== north ==
## fifo
module fifo(input wire clk,reset,wr,rd, input wire[15:0] d_in, output wire full,empty, output wire[15:0] d_out);
export LEC_CHECK = 0
export CAP_MARGIN = 25
export CELL_PAD_IN_SITES_DETAIL_PLACEMENT = 0
export CORE_MARGIN = 2
export CORE_UTILIZATION = 40
export GPL_TIMING_DRIVEN = 0
export PLACE_DENSITY = 0.6
export SLEW_MARGIN = 35
export TNS_END_PERCENT = 60
create_clock -name core_clock -period 5.0 [get_ports {clk}]
run.sh (not shown) runs the stock make flow with config.mk's settings and CLKGATE_MAP_FILE=.
> inputs changed (north -> south)
Settings: CAP_MARGIN now 20, was 25; CELL_PAD_IN_SITES_DETAIL_PLACEMENT no longer set, was 0; GPL_TIMING_DRIVEN no longer set, was 0; TNS_END_PERCENT no longer set, was 60; SLEW_MARGIN now 20, was 35; CTS_CLUSTER_SIZE now 25, previously not set; CORE_UTILIZATION now 70, was 40; the clock period (ns, I/O delays scaled along) now 3.46, was 5.0.
[summary]
Between north and south, the flop and latch count out of synthesis does not differ in any meaningful way. Area growth from synthesis to layout in south vs north: down 3.5 points. north → south: non-clock buffering overhead in the final layout shows a reduction of 2.1 points; post-placement cell area shows a reduction of about 4%. Every stage of the flow completed for south, and the final layout passed the timing, design-rule and antenna checks.

fifo again, from the RTL that the note above started with.
clock: 4.49 ns
lec_check: 0
cap_margin: 20
core_margin: 2
core_utilization: 60
place_density: 0.6
slew_margin: 20
The first run went through all stages and came out clean.
Edit:
Settings changed: ABC_AREA from default to 1, CORE_UTILIZATION 60 to 70, PLACE_DENSITY 0.6 to default.
Clock period 4.49 ns to 2.8 ns, I/O delays scaled along.
- Now the flow did not get past global routing
- area after synthesis goes up by about a fifth
- synthesized cell count goes up by well over a third
- die area goes down slightly
Edit:
Settings changed: ABC_AREA 1 to default, CTS_CLUSTER_SIZE from default to 31, PLACE_DENSITY from default to 0.6.
Clock period 2.8 ns to 3.59 ns, I/O delays scaled along.
Outcome: The changed run finished clean. Synthesized area goes down by roughly a tenth. Die area decreases by roughly a tenth. Synthesized cell count decreases by a quarter to a third.
Edit:
Settings changed: ABC_AREA from default to 1, PLACE_DENSITY 0.6 to default, SETUP_SLACK_MARGIN from default to 0.74.
Clock period 3.59 ns to 2.8 ns, I/O delays scaled along.
What happened: Now the flow failed in clock tree synthesis. Synthesized cell count went up by well over a third. Die area went up by roughly a tenth. Synthesized area went up by about a fifth.

run A:
The RTL this note starts from:
==> flow/design.v <==
module invert (input wire i, output wire o);
   assign o = !i;
endmodule
module and2 (input wire i0, i1, output wire o);
  assign o = i0 & i1;
endmodule
module or2 (input wire i0, i1, output wire o);
  assign o = i0 | i1;
endmodule
module xor2 (input wire i0, i1, output wire o);
  assign o = i0 ^ i1;
endmodule
module and3 (input wire i0, i1, i2, output wire o);
   wire t;
   and2 and2_0 (i0, i1, t);
   and2 and2_1 (i2, t, o);
endmodule
module or3 (input wire i0, i1, i2, output wire o);
   wire t;
   or2 or2_0 (i0, i1, t);
   or2 or2_1 (i2, t, o);
endmodule
module xor3 (input wire i0, i1, i2, output wire o);
   wire t;
   xor2 xor2_0 (i0, i1, t);
   xor2 xor2_1 (i2, t, o);
endmodule
module and5(input wire i0, i1, i2, i3, i4, output wire o);
  wire t1;
  and3 a1(i0,i1,i2,t1);
  and3 a2(i3,i4,t1,o);
endmodule
module or5(input wire i0, i1, i2, i3, i4, output wire o);
  wire t1;
  or3 o1(i0,i1,i2,t1);
  or3 o2(i3,i4,t1,o);
endmodule
module mux2 (input wire i0, i1, j, output wire o);
  assign o = (j==0)?i0:i1;
endmodule
module mux4 (input wire [0:3] i, input wire j1, j0, output wire o);
  wire  t0, t1;
  mux2 mux2_0 (i[0], i[1], j0, t0);
  mux2 mux2_1 (i[2], i[3], j0, t1);
  mux2 mux2_2 (t0, t1, j1, o);
endmodule
module mux8 (input wire [0:7] i, input wire j2, j1, j0, output wire o);
  wire  t0, t1;
  mux4 mux4_0 (i[0:3], j1, j0, t0);
  mux4 mux4_1 (i[4:7], j1, j0, t1);
  mux2 mux2_0 (t0, t1, j2, o);
endmodule
module mux16 (input wire [0:15] i, input wire j3, j2, j1, j0, output wire o);
  wire  t0, t1;
  mux8 mux8_0 (i[0:7], j2, j1, j0, t0);
  mux8 mux8_1 (i[8:15], j2, j1, j0, t1);
  mux2 mux2_0 (t0, t1, j3, o);
endmodule
module demux2 (input wire i, j, output wire o0, o1);
  assign o0 = (j==0)?i:1'b0;
  assign o1 = (j==1)?i:1'b0;
endmodule
module demux4 (input wire i, input wire j1, j0, output wire [0:3] o);
  wire  t0, t1;
  demux2 demux2_0 (i, j1, t0, t1);
  demux2 demux2_1 (t0, j0, o[0], o[1]);
  demux2 demux2_2 (t1, j0, o[2], o[3]);
endmodule
module demux8 (input wire i, j2, j1, j0, output wire [0:7] o);
  wire  t0, t1;
  demux2 demux2_0 (i, j2, t0, t1);
  demux4 demux4_0 (t0, j1, j0, o[0:3]);
  demux4 demux4_1 (t1, j1, j0, o[4:7]);
endmodule
module demux16 (input wire i, j3, j2, j1, j0, output wire [0:15] o);
  wire  t0, t1;
  demux2 demux2_0 (i, j3, t0, t1);
  demux8 demux4_0 (t0, j2, j1, j0, o[0:7]);
  demux8 demux4_1 (t1, j2, j1, j0, o[8:15]);
endmodule
module df (input wire clk, in, output wire out);
  reg df_out;
  always@(posedge clk) df_out <= in;
  assign out = df_out;
endmodule
module dfr (input wire clk, reset, in, output wire out);
  wire reset_, df_in;
  invert invert_0 (reset, reset_);
  and2 and2_0 (in, reset_, df_in);
  df df_0 (clk, df_in, out);
endmodule
module dfr16 (input wire clk,reset, input wire [15:0] in, output wire [15:0] out);
  dfr d0(clk,reset, in[0], out[0]);
  dfr d1(clk,reset, in[1], out[1]);
  dfr d2(clk,reset, in[2], out[2]);
  dfr d3(clk,reset, in[3], out[3]);
  dfr d4(clk,reset, in[4], out[4]);
  dfr d5(clk,reset, in[5], out[5]);
  dfr d6(clk,reset, in[6], out[6]);
  dfr d7(clk,reset, in[7], out[7]);
  dfr d8(clk,reset, in[8], out[8]);
  dfr d9(clk,reset, in[9], out[9]);
  dfr d10(clk,reset, in[10], out[10]);
  dfr d11(clk,reset, in[11], out[11]);
  dfr d12(clk,reset, in[12], out[12]);
  dfr d13(clk,reset, in[13], out[13]);
  dfr d14(clk,reset, in[14], out[14]);
  dfr d15(clk,reset, in[15], out[15]);
endmodule
module dfrl (input wire clk, reset, load, in, output wire out);
  wire _in;
  mux2 mux2_0(out, in, load, _in);
  dfr dfr_1(clk, reset, _in, out);
endmodule
module ha(input wire i0, i1, output wire sum, cout);
  xor2 _i0(i0, i1, sum);
  and2 _i1(i0, i1, cout);
endmodule
module fa (input wire i0, i1, cin, output wire sum, cout);
   wire t0, t1, t2;
   xor3 _i0 (i0, i1, cin, sum);
   and2 _i1 (i0, i1, t0);
   and2 _i2 (i1, cin, t1);
   and2 _i3 (cin, i0, t2);
   or3 _i4 (t0, t1, t2, cout);
endmodule
module addsub (input wire addsub, i0, i1, cin, output wire sumdiff, cout);
  wire t;
  fa _i0 (i0, t, cin, sumdiff, cout);
  xor2 _i1 (i1, addsub, t);
endmodule
module bin_counter(input wire clk, reset, in, output wire[3:0] out);
    wire[3:0] t0,t1;
    dfrl d0(clk,reset,in,t0[0],out[0]);
    dfrl d1(clk,reset,in,t0[1],out[1]);
    dfrl d2(clk,reset,in,t0[2],out[2]);
    dfrl d3(clk,reset,in,t0[3],out[3]);
    ha h0(out[0],in,t0[0],t1[0]);
    ha h1(out[1],t1[0],t0[1],t1[1]);
    ha h2(out[2],t1[1],t0[2],t1[2]);
    ha h3(out[3],t1[2],t0[3],t1[3]);
endmodule
module reg_file_slice (input wire clk, reset, wr, rd, input wire [3:0] rd_addr, wr_addr, input wire d_in, output wire d_out);
	wire [0:15] t1,t2;
	wire t3;
	demux16 dm1(wr, wr_addr[3], wr_addr[2], wr_addr[1], wr_addr[0], t1);
	dfrl d0 (clk,reset,t1[0] ,d_in,t2[0]);
	dfrl d1 (clk,reset,t1[1] ,d_in,t2[1]);
	dfrl d2 (clk,reset,t1[2] ,d_in,t2[2]);
	dfrl d3 (clk,reset,t1[3] ,d_in,t2[3]);
	dfrl d4 (clk,reset,t1[4] ,d_in,t2[4]);
	dfrl d5 (clk,reset,t1[5] ,d_in,t2[5]);
	dfrl d6 (clk,reset,t1[6] ,d_in,t2[6]);
	dfrl d7 (clk,reset,t1[7] ,d_in,t2[7]);
	dfrl d8 (clk,reset,t1[8] ,d_in,t2[8]);
	dfrl d9 (clk,reset,t1[9] ,d_in,t2[9]);
	dfrl d10(clk,reset,t1[10],d_in,t2[10]);
	dfrl d11(clk,reset,t1[11],d_in,t2[11]);
	dfrl d12(clk,reset,t1[12],d_in,t2[12]);
	dfrl d13(clk,reset,t1[13],d_in,t2[13]);
	dfrl d14(clk,reset,t1[14],d_in,t2[14]);
    dfrl d15(clk,reset,t1[15],d_in,t2[15]);
	mux16 m1(t2, rd_addr[3], rd_addr[2], rd_addr[1], rd_addr[0], t3);
	and2 a1(t3, rd, d_out);
endmodule
module full_empty(input wire[3:0] front,rear, output wire full, empty);
	wire [3:0] t,out;
	wire t1,t2;
	addsub as1(1, front[0], rear[0], 1, out[0], t[0]);
	addsub as2(1, front[1], rear[1], t[0], out[1], t[1]);
	addsub as3(1, front[2], rear[2], t[1], out[2], t[2]);
	addsub as4(1, front[3], rear[3], t[2], out[3], t[3]);
	invert i1(t[3],t1);
	and5 a1(out[0],out[1],out[2],out[3],1'b1,full);
	or5 o1(out[0],out[1],out[2],out[3],t1,t2);
	invert i2(t2,empty);
endmodule
module memory(input wire clk, reset, wr, rd, input wire[3:0] wr_addr, rd_addr, input wire[15:0] d_in, output wire[15:0] d_out);
	reg_file_slice r0 (clk,reset,wr,rd,rd_addr,wr_addr,d_in[0], d_out[0]);
	reg_file_slice r1 (clk,reset,wr,rd,rd_addr,wr_addr,d_in[1], d_out[1]);
	reg_file_slice r2 (clk,reset,wr,rd,rd_addr,wr_addr,d_in[2], d_out[2]);
	reg_file_slice r3 (clk,reset,wr,rd,rd_addr,wr_addr,d_in[3], d_out[3]);
	reg_file_slice r4 (clk,reset,wr,rd,rd_addr,wr_addr,d_in[4], d_out[4]);
	reg_file_slice r5 (clk,reset,wr,rd,rd_addr,wr_addr,d_in[5], d_out[5]);
	reg_file_slice r6 (clk,reset,wr,rd,rd_addr,wr_addr,d_in[6], d_out[6]);
	reg_file_slice r7 (clk,reset,wr,rd,rd_addr,wr_addr,d_in[7], d_out[7]);
	reg_file_slice r8 (clk,reset,wr,rd,rd_addr,wr_addr,d_in[8], d_out[8]);
	reg_file_slice r9 (clk,reset,wr,rd,rd_addr,wr_addr,d_in[9], d_out[9]);
	reg_file_slice r10(clk,reset,wr,rd,rd_addr,wr_addr,d_in[10],d_out[10]);
	reg_file_slice r11(clk,reset,wr,rd,rd_addr,wr_addr,d_in[11],d_out[11]);
	reg_file_slice r12(clk,reset,wr,rd,rd_addr,wr_addr,d_in[12],d_out[12]);
	reg_file_slice r13(clk,reset,wr,rd,rd_addr,wr_addr,d_in[13],d_out[13]);
	reg_file_slice r14(clk,reset,wr,rd,rd_addr,wr_addr,d_in[14],d_out[14]);
	reg_file_slice r15(clk,reset,wr,rd,rd_addr,wr_addr,d_in[15],d_out[15]);
endmodule
module fifo(input wire clk,reset,wr,rd, input wire[15:0] d_in, output wire full,empty, output wire[15:0] d_out);
	wire[3:0] front,rear;
	wire[15:0] t;
	wire front_inc,rear_inc,full_,empty_;
	full_empty f0(front,rear,full,empty);
	invert i0(full,full_);
	invert i1(empty,empty_);
	and2 a1(wr,full_,front_inc);
	bin_counter bc0(clk,reset,front_inc,front);
	and2 a2(rd,empty_,rear_inc);
	bin_counter bc1(clk,reset,rear_inc,rear);
	memory m0(clk, reset, front_inc, rear_inc, front, rear, d_in, t);
	dfr16 d0(clk, reset, t, d_out);
endmodule
==> flow/config.mk <==
export PLATFORM = sky130hd
export DESIGN_NAME = fifo
export DESIGN_NICKNAME = fifo
export VERILOG_FILES = /design/flow/design.v
export SDC_FILE = /design/flow/constraint.sdc
export NUM_CORES = 4
export LEC_CHECK = 0
export CAP_MARGIN = 20
export CORE_MARGIN = 2
export CORE_UTILIZATION = 72
export CTS_CLUSTER_SIZE = 25
export PLACE_DENSITY_LB_ADDON = 0.01
export SETUP_SLACK_MARGIN = 0.67
export SLEW_MARGIN = 20
==> flow/constraint.sdc <==
create_clock -name core_clock -period 3.46 [get_ports {clk}]
set_input_delay 0.6920 -clock core_clock [delete_from_list [all_inputs] [get_ports {clk}]]
set_output_delay 0.6920 -clock core_clock [all_outputs]
set_load 0.01 [all_outputs]
Run A: all stages done; final checks FAILED (capacitance limit, slew limit, setup timing).
Here is what was changed in the inputs of run B compared with run A.
Settings: an added PLACE_DENSITY of 0.6; a deleted CTS_CLUSTER_SIZE that had been 25; a deleted PLACE_DENSITY_LB_ADDON that had been 0.01; a deleted SETUP_SLACK_MARGIN that had been 0.67; a change of CAP_MARGIN from 20 to 15; a change of the clock period (ns, I/O delays scaled along) from 3.46 to 3.0.
Run B finished all stages; however, its layout fails the closing checks, the failures being setup timing.
For die area, run A and run B come out practically identical.
met3 layer wire length in the routed design ended up 55% lower on run B than on run A.
Between run B and run A, the core utilization is higher for run A.
Input-level comparison between run C and run B:
Settings: an added CTS_CLUSTER_SIZE of 31; a change of CAP_MARGIN from 15 to 20; a change of CORE_UTILIZATION from 72 to 68; a change of the clock period (ns, I/O delays scaled along) from 3.0 to 3.59.
--- outcome ---
Summary across run C and run B: the single failing run is run B. Between run C and run B, the total via count in the routed design is higher for run B. In terms of flip-flop and latch area, run B and run C differ only marginally. Against run B as the reference, run C delivers a higher CTS buffer count. Diff run B -> run C | slew of the pin with the lowest slew margin | decrease of 36 ps. Share of power burned in combinational logic, run C and run B: smaller value in run C. The count of endpoints failing setup in the final report reported for run C is smaller than that of run B by 8. Summary — core utilization, run C relative to run B: lower, by 12 points. Clock latency on the worst-skew pair: run B vs run C — no meaningful difference. Run C vs run B on wire length of the first global-routing pass: run C is the lower one. Clock-buffer cell count for run C: 12% up relative to run B. Multi-input gate share of the layout cell area delta for run C relative to run B: 0.38 points higher.
> inputs changed (run C -> run D)
Settings: changing SLEW_MARGIN from 20 to 0; changing CTS_CLUSTER_SIZE from 31 to 36; setting ABC_AREA to 1 for the first time; setting CTS_CLUSTER_DIAMETER to 50 for the first time; changing the clock period (ns, I/O delays scaled along) from 3.59 to 4.7.
Results
Run D: all stages complete, timing, DRC and antenna checks passed
Run C reports its highest-delay cell along the critical path as sky130_fd_sc_hd__fa_1 while run D reports sky130_fd_sc_hd__clkdlybuf4s50_1.
Diff run C -> run D: post-detailed-routing wire length moved up, number of tap cells inserted moved up.
In run D the clock share of power turned out 2.7 points lower than in run C.
When run D is measured against run C, its share of the clock period used by the worst path turns out 6.1 points lower.
Re final max-slew violation count: no difference whatsoever between run D and run C.

run 1:
RTL: the design.v shown in full above, as it stands there.
export LEC_CHECK = 0
export ABC_AREA = 1
export CAP_MARGIN = 0
export CORE_MARGIN = 2
export CORE_UTILIZATION = 71
export CTS_CLUSTER_DIAMETER = 50
export CTS_CLUSTER_SIZE = 36
export PLACE_DENSITY = 0.6
export SETUP_SLACK_MARGIN = 0.51
export SLEW_MARGIN = 0
create_clock -name core_clock -period 4.7 [get_ports {clk}]
Run 1 | status: complete | timing, DRC, antenna: pass
Input changes introduced in run 2 (baseline for comparison: run 1):
Settings: CAP_MARGIN changed from 0 to 20; SETUP_SLACK_MARGIN removed (was 0.51); CORE_UTILIZATION changed from 71 to 40; CTS_CLUSTER_SIZE removed (was 36); SLEW_MARGIN changed from 0 to 20; CTS_CLUSTER_DIAMETER removed (was 50); ABC_AREA removed (was 1); the clock period (ns, I/O delays scaled along) changed from 4.7 to 5.0.
Notes after the runs:
- Post-route cell area, run 2 vs run 1: down by a little under 10%
- As far as share of the synthesized netlist area taken by xor and xnor gates is concerned, run 2 and run 1 perform about the same.
- Of run 2 and run 1, the run reporting the higher met3 wire length was run 1.
- Width of the chip in run 2 is about 24% above run 1.
- The launch point of the worst path comes out bc1.d0.dfr_1.df_0.df_out in one run and bc0.d0.dfr_1.df_0.df_out in the other, namely in run 2 and run 1 respectively.
## Diff of input files: run 3 against run 2
Settings: putting CTS_CLUSTER_SIZE at 31 where nothing was set; swapping 40 for 72 in CORE_UTILIZATION; swapping 5.0 for 3.59 in the clock period (ns, I/O delays scaled along).
==> comparison <==
Of the two values seen for timing endpoint of the critical path, full was produced by run 2 and empty by run 3. Via count of the routed design (higher): run 3. Status: area after synthesis parity (run 3, run 2). Global-route wire length before repair in run 3 is 3.7% lower than in run 2. Compared run 2 against run 3; flip-flop count within noise. Relative to run 2, the power of run 3 is higher by 1.7 mW. Relative to run 2, the final wirelength of run 3 is lower by 4.5%. Of run 3 and run 2, the run reporting the higher relative contribution of combinational cells to total power was run 3.
Here is what was changed in the inputs of run 4 compared with run 3.
Settings: changing CORE_UTILIZATION from 72 to 40; removing CTS_CLUSTER_SIZE (formerly 31); changing the clock period (ns, I/O delays scaled along) from 3.59 to 4.49.
==> results <==
[run 4 vs run 3] wire length of the first global-routing pass: higher in run 4. Of run 4 and run 3, it is run 4 that has the lower tally of clock buffers in the finished layout. Number of non-clock buffers in run 4 is 24 lower than in run 3. From run 4 to run 3, xor/xnor cell area share of the yosys netlist did not move at all. Compared with run 3, run 4 shows a lower fraction of standard cell area that is sequential. Reported for run 4 and run 3, number of inverters outside the clock class in the layout turned out identical to the last digit. Run 4 ends up with a power that is about 17% lower than in run 3. Run 4 vs run 3: share of total power in the clock network up in run 4.
Power figures rest on the tool's default switching activity, not on a simulated workload.
